Setup of v3:
Design fp_multiplier, start of the top module:
module fp_multiplier(input [31:0] a,input [31:0] b,output [31:0]out,input clk,
	input rst,input in_valid,output out_valid);
Size in the first run: roughly 4600 cells after synthesis, roughly 2600 flip-flops, about 100 I/O pins, roughly 73000 µm² of cells after synthesis.
Settings: LEC_CHECK=0, CAP_MARGIN=35, CELL_PAD_IN_SITES_GLOBAL_PLACEMENT=1, CORE_MARGIN=9, CORE_UTILIZATION=70, CTS_CLUSTER_DIAMETER=383, CTS_CLUSTER_SIZE=16, GPL_TIMING_DRIVEN=1, MIN_ROUTING_LAYER=met2, PLACE_DENSITY_LB_ADDON=0.26, SETUP_SLACK_MARGIN=-0.03, SLEW_MARGIN=20, TNS_END_PERCENT=30; clock period 1.91 ns.
run.sh (not shown) runs the stock make flow with config.mk's settings and CLKGATE_MAP_FILE=.
Finished, but not clean: v3, with negative setup slack.
--- input diff v3..v46 ---
- swapping 9 for 2 in CORE_MARGIN
- clearing GPL_TIMING_DRIVEN, which used to be 1
- clearing TNS_END_PERCENT, which used to be 30
- clearing MIN_ROUTING_LAYER, which used to be met2
- swapping 70 for 40 in CORE_UTILIZATION
- clearing CTS_CLUSTER_DIAMETER, which used to be 383
- clearing CTS_CLUSTER_SIZE, which used to be 16
- clearing SETUP_SLACK_MARGIN, which used to be -0.03
- swapping 35 for 20 in CAP_MARGIN
- clearing PLACE_DENSITY_LB_ADDON, which used to be 0.26
- clearing CELL_PAD_IN_SITES_GLOBAL_PLACEMENT, which used to be 1
- swapping 1.91 for 2.44 in the clock period (ns, I/O delays scaled along)
Notes after the runs:
Looking at initial core utilization, v46 sits 30 points below v3. v46: all stages complete, timing, DRC and antenna checks passed. The clock transition at the registers of the reported paths of v3 and that of v46 are within noise of each other. Of v3 and v46, the lower clock power share belongs to v3. Looking at met2 wirelength from detailed routing across v3 and v46, the one that comes out higher is v3.
Setup changes, v46 to v9
- CORE_ASPECT_RATIO: unset -> 1.81
- PLACE_DENSITY: unset -> 0.36
- CTS_CLUSTER_SIZE: unset -> 53
- ABC_AREA: unset -> 1
- CORE_UTILIZATION: 40 -> 72
- the clock period (ns, I/O delays scaled along): 2.44 -> 1.35
--- outcome ---
The final layout from v46, which completed every stage, passed the timing, DRC and antenna checks at the end of the flow.
| v9 | all stages done | FAIL | negative setup slack |
Compared with v46, in v9 critical path depth went up; share of power burned in the clock network went down; post-cts hold-fix buffer tally went up.
Looking at fraction of power consumed by sequential logic across v46 and v9, the one that comes out higher is v9.
Looking at number of antenna violations at the first check in global routing, v9 sits 1 below v46.
Diff v46 -> v9: die area lower; met1 capacity usage during global routing now larger; final-stage net count now sits higher.

========
== job 7312 ==
fp_multiplier again, from the RTL that the note above started with.
Settings: LEC_CHECK=0, ABC_AREA=0, CAP_MARGIN=20, CELL_PAD_IN_SITES_DETAIL_PLACEMENT=0, CELL_PAD_IN_SITES_GLOBAL_PLACEMENT=3, CORE_ASPECT_RATIO=1.01, CORE_MARGIN=2, CORE_UTILIZATION=69, CTS_CLUSTER_DIAMETER=313, CTS_CLUSTER_SIZE=16, GPL_ROUTABILITY_DRIVEN=0, GPL_TIMING_DRIVEN=0, HOLD_SLACK_MARGIN=0.17, MAX_ROUTING_LAYER=met4, MIN_ROUTING_LAYER=met1, PLACE_DENSITY_LB_ADDON=0.25, SETUP_SLACK_MARGIN=0.47, SLEW_MARGIN=15, TNS_END_PERCENT=25; clock period 3.07 ns.
Job 7312 failed in 3_1_place_gp_skip_io with FLW-0024.
Input changes introduced in job 9540 (baseline for comparison: job 7312):
- swapping 0.25 for 0.18 in PLACE_DENSITY_LB_ADDON
- swapping 0.17 for 0.07 in HOLD_SLACK_MARGIN
- clearing TNS_END_PERCENT, which used to be 25
- swapping 69 for 32 in CORE_UTILIZATION
==> results <==
Number of distinct library cells after synthesis came out exactly the same in job 7312 and job 9540.
Diff job 7312..job 9540 | number of standard cells after synthesis | negligible
Compared to job 7312, job 9540 has initial core utilization 37 points lower.
Summary — die outline area, job 9540 relative to job 7312: higher, by 0.12 mm2.
Relative to job 7312, area of the placeable core has gone up in job 9540.
Job 9540 ran to completion and came out clean on the timing, DRC and antenna checks.
[inputs] job 4706 vs job 9540
- ABC_AREA removed (was 0)
- GPL_ROUTABILITY_DRIVEN removed (was 0)
- CTS_CLUSTER_SIZE removed (was 16)
- CTS_CLUSTER_DIAMETER removed (was 313)
- MAX_ROUTING_LAYER removed (was met4)
- GPL_TIMING_DRIVEN removed (was 0)
- SLEW_MARGIN changed from 15 to 20
- CELL_PAD_IN_SITES_DETAIL_PLACEMENT removed (was 0)
- HOLD_SLACK_MARGIN removed (was 0.07)
- SETUP_SLACK_MARGIN removed (was 0.47)
- PLACE_DENSITY_LB_ADDON removed (was 0.18)
- CORE_UTILIZATION changed from 32 to 63
- MIN_ROUTING_LAYER removed (was met1)
- CORE_ASPECT_RATIO removed (was 1.01)
- CELL_PAD_IN_SITES_GLOBAL_PLACEMENT removed (was 3)
- the clock period (ns, I/O delays scaled along) changed from 3.07 to 1.32
## What came out
- The flow did not stop early for job 9540: all stages ran, and the layout cleared the timing, DRC and antenna checks.
- To summarise job 4706: no stage aborted, but the layout did not pass its checks, failing on setup timing.
- Summary of job 4706 over job 9540: wire length of the first global-routing pass decreased about 17%, final clock period utilization by the worst path increased 90 points.
- Job 4706 has fraction of area in non-clock buffers above what job 9540 had.
- Compared with job 9540, job 4706 shows worst supply voltage drop on vdd higher by 240%.

========
Starting RTL as in the previous note.
## fp_multiplier
module fp_multiplier(input [31:0] a,input [31:0] b,output [31:0]out,input clk,
	input rst,input in_valid,output out_valid);
==> flow/config.mk <==
export PLATFORM = sky130hd
export DESIGN_NAME = fp_multiplier
export DESIGN_NICKNAME = fp_multiplier
export VERILOG_FILES = /design/flow/design.v
export SDC_FILE = /design/flow/constraint.sdc
export NUM_CORES = 4
export LEC_CHECK = 0
export ABC_AREA = 0
export CAP_MARGIN = 10
export CELL_PAD_IN_SITES_DETAIL_PLACEMENT = 0
export CORE_ASPECT_RATIO = 0.8
export CORE_MARGIN = 2
export CORE_UTILIZATION = 72
export CTS_CLUSTER_DIAMETER = 362
export CTS_CLUSTER_SIZE = 32
export GPL_ROUTABILITY_DRIVEN = 1
export MIN_ROUTING_LAYER = met1
export PLACE_DENSITY_LB_ADDON = 0.0
export SETUP_SLACK_MARGIN = 0.58
export SLEW_MARGIN = 15
==> flow/constraint.sdc <==
create_clock -name core_clock -period 2.02 [get_ports {clk}]
set_input_delay 0.4040 -clock core_clock [delete_from_list [all_inputs] [get_ports {clk}]]
set_output_delay 0.4040 -clock core_clock [all_outputs]
set_load 0.01 [all_outputs]
The starting point ran to the end with violations: negative setup slack.
Edit:
--- a/flow/config.mk
+++ b/flow/config.mk
@@ -11 +10,0 @@
-export CORE_ASPECT_RATIO = 0.8
@@ -14,2 +13 @@
-export CTS_CLUSTER_DIAMETER = 362
-export CTS_CLUSTER_SIZE = 32
+export CTS_CLUSTER_DIAMETER = 330
@@ -18,2 +16,2 @@
-export PLACE_DENSITY_LB_ADDON = 0.0
-export SETUP_SLACK_MARGIN = 0.58
+export PLACE_DENSITY = 0.61
+export SETUP_SLACK_MARGIN = -0.14
==> flow/constraint.sdc (replaced) <==
create_clock -name core_clock -period 1.4 [get_ports {clk}]
set_input_delay 0.2800 -clock core_clock [delete_from_list [all_inputs] [get_ports {clk}]]
set_output_delay 0.2800 -clock core_clock [all_outputs]
set_load 0.01 [all_outputs]
- The changed run finished but failed the layout checks on negative setup slack
- total power rises by about 70%
- synthesized area is unchanged
- design area rises by about 6%
- die size hardly moves
- final cell count rises by 6.0%
- maximum frequency rises by about 0.3%
- critical path depth stays the same
- clock-buffer cell count rises by 237
- sequential share of layout area falls by 3.8 points
- routed wire length rises by about 11%
- setup slack gets worse by 0.61 ns
Power figures rest on the tool's default switching activity, not on a simulated workload.
